Setup of run 1:
## fir_7_7
module fir_7_7(
    input clk,
    input rst,
    input [7:0] weight_data,
    input [2:0] weight_idx,
    input weight_valid,
    output weight_ready,
    input [7:0] input_data,
    input input_valid,
    output input_ready,
    output [15:0] output_data,
    input output_ready,
    output output_valid 
    );
clock: 5.05 ns
lec_check: 0
cap_margin: 20
core_margin: 2
core_utilization: 72
cts_cluster_diameter: 59
place_density_lb_addon: 0.05
setup_slack_margin: 1.5
slew_margin: 20
tns_end_percent: 5
run.sh (not shown) runs the stock make flow with config.mk's settings and CLKGATE_MAP_FILE=.
In run 1 the implementation completed, yet the final layout does not meet the checks, the culprit being setup timing.
Here is what was changed in the inputs of run 2 compared with run 1.
# run 1
export LEC_CHECK = 0
export CAP_MARGIN = 20
export CORE_MARGIN = 2
export CORE_UTILIZATION = 72
export CTS_CLUSTER_DIAMETER = 59
export PLACE_DENSITY_LB_ADDON = 0.05
export SETUP_SLACK_MARGIN = 1.5
export SLEW_MARGIN = 20
export TNS_END_PERCENT = 5
create_clock -name core_clock -period 5.05 [get_ports {clk}]
# run 2
export LEC_CHECK = 0
export ABC_AREA = 1
export CAP_MARGIN = 20
export CORE_MARGIN = 2
export CORE_UTILIZATION = 72
export CTS_CLUSTER_DIAMETER = 59
export SETUP_SLACK_MARGIN = 1.19
export SLEW_MARGIN = 20
create_clock -name core_clock -period 4.33 [get_ports {clk}]
Notes after the runs:
- | count of non-CTS inverters in the layout | run 2 vs run 1 | 337 higher |
- [run 2] flow finished | final checks: failed | reasons: setup timing
- NOTE instance count after placement with tap cells included run 1->run 2 increased by more than 10%
- Per the comparison of run 2 with run 1, clock skew increased by 0.0050 ns relative to the old numbers; design internal power increased by 120% relative to the old numbers.
### run 2 -> run 3
# run 2
export LEC_CHECK = 0
export ABC_AREA = 1
export CAP_MARGIN = 20
export CORE_MARGIN = 2
export CORE_UTILIZATION = 72
export CTS_CLUSTER_DIAMETER = 59
export SETUP_SLACK_MARGIN = 1.19
export SLEW_MARGIN = 20
create_clock -name core_clock -period 4.33 [get_ports {clk}]
# run 3
export LEC_CHECK = 0
export CAP_MARGIN = 20
export CORE_MARGIN = 2
export CORE_UTILIZATION = 40
export SLEW_MARGIN = 20
create_clock -name core_clock -period 9.06 [get_ports {clk}]
==> comparison <==
On clock-buffer cell count: run 3 sits above run 2. Of run 2 and run 3, just one finished clean: run 3. To summarise run 2: no stage aborted, but the layout did not pass its checks, failing on setup timing. Going from run 2 to run 3, overall die height grew by more than a quarter. In run 3 relative to run 2, routed wirelength normalized by instance count had gone up by a few percent.
Here is what was changed in the inputs of run 4 compared with run 3.
# run 3
export LEC_CHECK = 0
export CAP_MARGIN = 20
export CORE_MARGIN = 2
export CORE_UTILIZATION = 40
export SLEW_MARGIN = 20
create_clock -name core_clock -period 9.06 [get_ports {clk}]
# run 4
export LEC_CHECK = 0
export CAP_MARGIN = 20
export CORE_MARGIN = 2
export CORE_UTILIZATION = 40
export SLEW_MARGIN = 20
create_clock -name core_clock -period 7.51 [get_ports {clk}]
==> comparison <==
Run 4: no failed stages, no open violations at the end
Final area ends up higher on run 4.
Maximum clock frequency: lower on run 3
The total power of the final layout in run 4 is 1.2 times that in run 3.
Run 3 was routed with fewer vias than run 4.
Worst voltage drop across the vdd grid grows by more than a quarter when moving from run 3 to run 4.
Cmp run 3 and run 4 / number of placed instances, taps included / lower: run 3
The register-to-register slack number comes out lower for run 4 vs run 3.
Total CTS buffers came out exactly the same in run 3 and run 4.
For run 5, these inputs were changed with respect to run 4:
# run 4
export LEC_CHECK = 0
export CAP_MARGIN = 20
export CORE_MARGIN = 2
export CORE_UTILIZATION = 40
export SLEW_MARGIN = 20
create_clock -name core_clock -period 7.51 [get_ports {clk}]
# run 5
export LEC_CHECK = 0
export ABC_AREA = 0
export CAP_MARGIN = 20
export CORE_MARGIN = 2
export CORE_UTILIZATION = 70
export CTS_CLUSTER_SIZE = 73
export SETUP_SLACK_MARGIN = 1.08
export SLEW_MARGIN = 20
create_clock -name core_clock -period 4.19 [get_ports {clk}]
[summary]
Summary — area added between synthesis and finish, run 5 relative to run 4: higher, by 8.2 points. Between run 5 and run 4, the global-route track usage on met1 is lower for run 4. Combinational power in run 5 vs run 4: up about 140%. Die outline area, run 5 and run 4, lower one = run 5. Fraction of area in registers (lower): run 5. Run 4 and run 5: one clean run, run 4; the rest did not finish clean. Every stage of run 5 finished as expected; the final checks, on the other hand, flagged setup timing, which means the layout fails. The register-to-register slack in run 5 was lower than what run 4 gave.


## try-raven
Starting RTL as in the previous note.
Design fir_7_7, start of the top module:
module fir_7_7(
    input clk,
    input rst,
    input [7:0] weight_data,
    input [2:0] weight_idx,
    input weight_valid,
    output weight_ready,
    input [7:0] input_data,
    input input_valid,
    output input_ready,
    output [15:0] output_data,
    input output_ready,
    output output_valid 
    );
    reg i_ready;
    reg w_ready;
    assign input_ready = i_ready;
    assign weight_ready = w_ready;
    wire [15:0] products [6:0];
    wire [15:0] sums [ 5:0];
    reg [7:0] inputs [6:0];
    reg [7:0] weights [6:0];
    reg [15:0] result;
    assign output_data = result;
    reg output_valid_delay;
    reg output_valid_r;
    assign output_valid = output_valid_r;
    always@(posedge clk)
    begin
        if(input_valid & input_ready)
            output_valid_delay <= 1;
        else
            output_valid_delay <= 0;
        output_valid_r <= output_valid_delay;
    end
    always@(posedge clk)
  ...
Settings: LEC_CHECK=0, CAP_MARGIN=25, CELL_PAD_IN_SITES_DETAIL_PLACEMENT=1, CELL_PAD_IN_SITES_GLOBAL_PLACEMENT=3, CORE_MARGIN=5, CORE_UTILIZATION=48, CTS_CLUSTER_SIZE=76, GPL_ROUTABILITY_DRIVEN=0, HOLD_SLACK_MARGIN=-0.05, MAX_ROUTING_LAYER=met4, MIN_ROUTING_LAYER=met1, PLACE_DENSITY_LB_ADDON=0.13, SETUP_SLACK_MARGIN=1.15, SLEW_MARGIN=40, TNS_END_PERCENT=50; clock period 12.7 ns.
try-raven completed every stage of the flow, and the final layout passed the timing, design-rule and antenna checks.
Here is what was changed in the inputs of try-willow compared with try-raven.
Settings: clearing TNS_END_PERCENT, which used to be 50; clearing CELL_PAD_IN_SITES_GLOBAL_PLACEMENT, which used to be 3; swapping 1.15 for -0.76 in SETUP_SLACK_MARGIN; putting PLACE_DENSITY at 0.4 where nothing was set; clearing MIN_ROUTING_LAYER, which used to be met1; clearing HOLD_SLACK_MARGIN, which used to be -0.05; putting CTS_CLUSTER_DIAMETER at 178 where nothing was set; clearing GPL_ROUTABILITY_DRIVEN, which used to be 0; swapping 48 for 47 in CORE_UTILIZATION; clearing MAX_ROUTING_LAYER, which used to be met4; clearing PLACE_DENSITY_LB_ADDON, which used to be 0.13; swapping 76 for 98 in CTS_CLUSTER_SIZE; swapping 25 for 20 in CAP_MARGIN; swapping 5 for 2 in CORE_MARGIN; swapping 12.7 for 8.0 in the clock period (ns, I/O delays scaled along).
In try-willow, the final period demand of the worst path came out 0.088 ns above the value in try-raven.
Any difference in worst hold slack between try-willow and try-raven is small enough to ignore.
Via count of try-willow is on par with try-raven.
Reported for try-raven and try-willow, count of flip-flops and latches turned out identical to the last digit.
try-willow gives more non-clock buffer share of cell area than try-raven did.
Summary: with try-raven as the reference, final instance area in try-willow moved up slightly.
Sort try-raven and try-willow by die area, ascending, and try-willow comes first.
try-willow against try-raven: core utilization before placement went down 1.1 points; depth of the most critical reg-to-reg path went up about 9%; antenna diode count down 1; final wirelength up about 3.6%.
Setup changes, try-willow to try-tundra
Settings: ABC_AREA newly set to 1; SETUP_SLACK_MARGIN changed from -0.76 to 2.36; SLEW_MARGIN changed from 40 to 0; CORE_UTILIZATION changed from 47 to 51; CELL_PAD_IN_SITES_DETAIL_PLACEMENT removed (was 1).
### Flow results
try-tundra completed every stage of the flow, and the final layout passed the timing, design-rule and antenna checks. try-willow went all the way through the flow, and no timing, DRC or antenna check failed. Per the comparison of try-tundra with try-willow, average vias per placed instance saw a decrease; critical path depth in cells saw an increase; switching power saw an increase; arrival time reported for the critical path endpoint saw a decrease. Summary: total die size, try-tundra better than try-willow. try-willow vs try-tundra, main power-consuming group: clock vs combinational cells.
Here is what was changed in the inputs of try-garnet compared with try-tundra.
Settings: CORE_UTILIZATION now 28, was 51; CORE_ASPECT_RATIO now 0.5, previously not set; SETUP_SLACK_MARGIN now -0.76, was 2.36; ABC_AREA no longer set, was 1.
Slew at the pin closest to its max-slew limit (try-garnet over try-tundra): increase, 0.10 ns
In try-garnet the met3 usage turned out 1.6 points lower than in try-tundra.
When try-garnet is measured against try-tundra, its power in combinational cells turns out 92% lower.
Synthesized cell count (try-garnet vs. try-tundra) decreases by more than 10%
Modified inputs, try-nickel compared to try-garnet
Settings: CORE_UTILIZATION: 28 -> 40; CORE_ASPECT_RATIO: 0.5 -> unset.
--- outcome ---
- There was hardly any difference in part of the total power dissipated in combinational logic between try-garnet and try-nickel.
- [try-nickel vs try-garnet] post-placement cell count: lower in try-nickel
- Going from try-garnet to try-nickel, routed wire length went down by 3.4 mm, number of standard cells in the final layout excluding fillers went down by 294, post-route minimum period went down by 0.0035 ns, actual slew at the worst max-slew pin went down by 0.089 ns, clock share of power went down by 0.8 points.
- try-nickel ends up with a non-clock buffer count that is 1 lower than in try-garnet.


The RTL this note starts from:
==> flow/design.v <==
`timescale 1ns / 1ps
module fir_7_7(
    input clk,
    input rst,
    input [7:0] weight_data,
    input [2:0] weight_idx,
    input weight_valid,
    output weight_ready,
    input [7:0] input_data,
    input input_valid,
    output input_ready,
    output [15:0] output_data,
    input output_ready,
    output output_valid 
    );
    reg i_ready;
    reg w_ready;
    assign input_ready = i_ready;
    assign weight_ready = w_ready;
    wire [15:0] products [6:0];
    wire [15:0] sums [ 5:0];
    reg [7:0] inputs [6:0];
    reg [7:0] weights [6:0];
    reg [15:0] result;
    assign output_data = result;
    reg output_valid_delay;
    reg output_valid_r;
    assign output_valid = output_valid_r;
    always@(posedge clk)
    begin
        if(input_valid & input_ready)
            output_valid_delay <= 1;
        else
            output_valid_delay <= 0;
        output_valid_r <= output_valid_delay;
    end
    always@(posedge clk)
    begin
        if(rst)
        begin
            inputs[0] <= 0;
            inputs[1] <= 0;
            inputs[2] <= 0;
            inputs[3] <= 0;
            inputs[4] <= 0;
            inputs[5] <= 0;
            inputs[6] <= 0;
            weights[0] <= 0;
            weights[1] <= 0;
            weights[2] <= 0;
            weights[3] <= 0;
            weights[4] <= 0;
            weights[5] <= 0;
            weights[6] <= 0;
            result <= 0;
            i_ready <= 0;
            w_ready <= 0;
        end else begin
            i_ready <= 1;
            w_ready <= 1;
            if(weight_ready & weight_valid)begin
                weights[weight_idx] <= weight_data;
            end
            if(input_valid & input_ready)begin
                inputs[0] <= input_data;
                inputs[1] <= inputs[0];
                inputs[2] <= inputs[1];
                inputs[3] <= inputs[2];
                inputs[4] <= inputs[3];
                inputs[5] <= inputs[4];
                inputs[6] <= inputs[5];
            end
            if(output_valid & output_ready)begin
                result <= sums[5];
            end
        end
    end
    multiplier m0(inputs[0], weights[0], products[0]);
    multiplier m1(inputs[1], weights[1], products[1]);
    multiplier m2(inputs[2], weights[2], products[2]);
    multiplier m3(inputs[3], weights[3], products[3]);
    multiplier m4(inputs[4], weights[4], products[4]);
    multiplier m5(inputs[5], weights[5], products[5]);
    multiplier m6(inputs[6], weights[6], products[6]);
    adder a0(products[0], products[1], sums[0]);
    adder a1(products[2], products[3], sums[1]);
    adder a2(products[4], products[5], sums[2]);
    adder a3(products[6], sums[0], sums[3]);
    adder a4(sums[1], sums[2], sums[4]);
    adder a5(sums[3], sums[4], sums[5]);
endmodule
module adder(
    input [15:0] addend1,
    input [15:0] addend2,
    output [15:0] sum
    );
    assign sum = addend1 + addend2;
endmodule
module multiplier(
    input [7:0] weight_data,
    input [7:0] input_data,
    output [15:0] product
    );
    assign product = weight_data * input_data;
endmodule
Settings: LEC_CHECK=0, ABC_AREA=1, CAP_MARGIN=30, CORE_MARGIN=8, CORE_UTILIZATION=53, CTS_CLUSTER_DIAMETER=319, CTS_CLUSTER_SIZE=98, GPL_TIMING_DRIVEN=0, MAX_ROUTING_LAYER=met5, PLACE_DENSITY=0.4, SETUP_SLACK_MARGIN=0.24, SLEW_MARGIN=20, TNS_END_PERCENT=35; clock period 9.18 ns.
Next try:
--- a/flow/config.mk
+++ b/flow/config.mk
@@ -11 +11 @@
-export CORE_UTILIZATION = 53
+export CORE_UTILIZATION = 50
@@ -16,2 +16,2 @@
-export PLACE_DENSITY = 0.4
-export SETUP_SLACK_MARGIN = 0.24
+export PLACE_DENSITY = 0.8
+export SETUP_SLACK_MARGIN = 2.74
Effect:
- The new run ran to the end with no violations
- final area increases by about 4.5%
- sequential cell count does not change
- combinational power climbs by 36%
- total power came out higher by 21%
- non-clock buffer count rose by 32
- wire length goes down by about 1%
- clock skew barely changes
- clock-buffer cell count came out higher by 4
- utilization came out lower by 0.62 points
- clock power rises by 5.1%
Next try:
--- a/flow/config.mk
+++ b/flow/config.mk
@@ -10,2 +10,2 @@
-export CORE_MARGIN = 8
-export CORE_UTILIZATION = 50
+export CORE_MARGIN = 2
+export CORE_UTILIZATION = 63
@@ -13,2 +13 @@
-export CTS_CLUSTER_SIZE = 98
-export GPL_TIMING_DRIVEN = 0
+export GPL_TIMING_DRIVEN = 1
@@ -16,2 +15 @@
-export PLACE_DENSITY = 0.8
-export SETUP_SLACK_MARGIN = 2.74
+export SETUP_SLACK_MARGIN = 0.24
@@ -19 +16,0 @@
-export TNS_END_PERCENT = 35
==> flow/constraint.sdc (replaced) <==
create_clock -name core_clock -period 6.37 [get_ports {clk}]
set_input_delay 1.2740 -clock core_clock [delete_from_list [all_inputs] [get_ports {clk}]]
set_output_delay 1.2740 -clock core_clock [all_outputs]
set_load 0.01 [all_outputs]
The changed run finished with setup timing left.
Clock-buffer cell count drops by 5.
Power rose by 49%.
Fmax rose by 2.0%.
Power figures rest on the tool's default switching activity, not on a simulated workload.
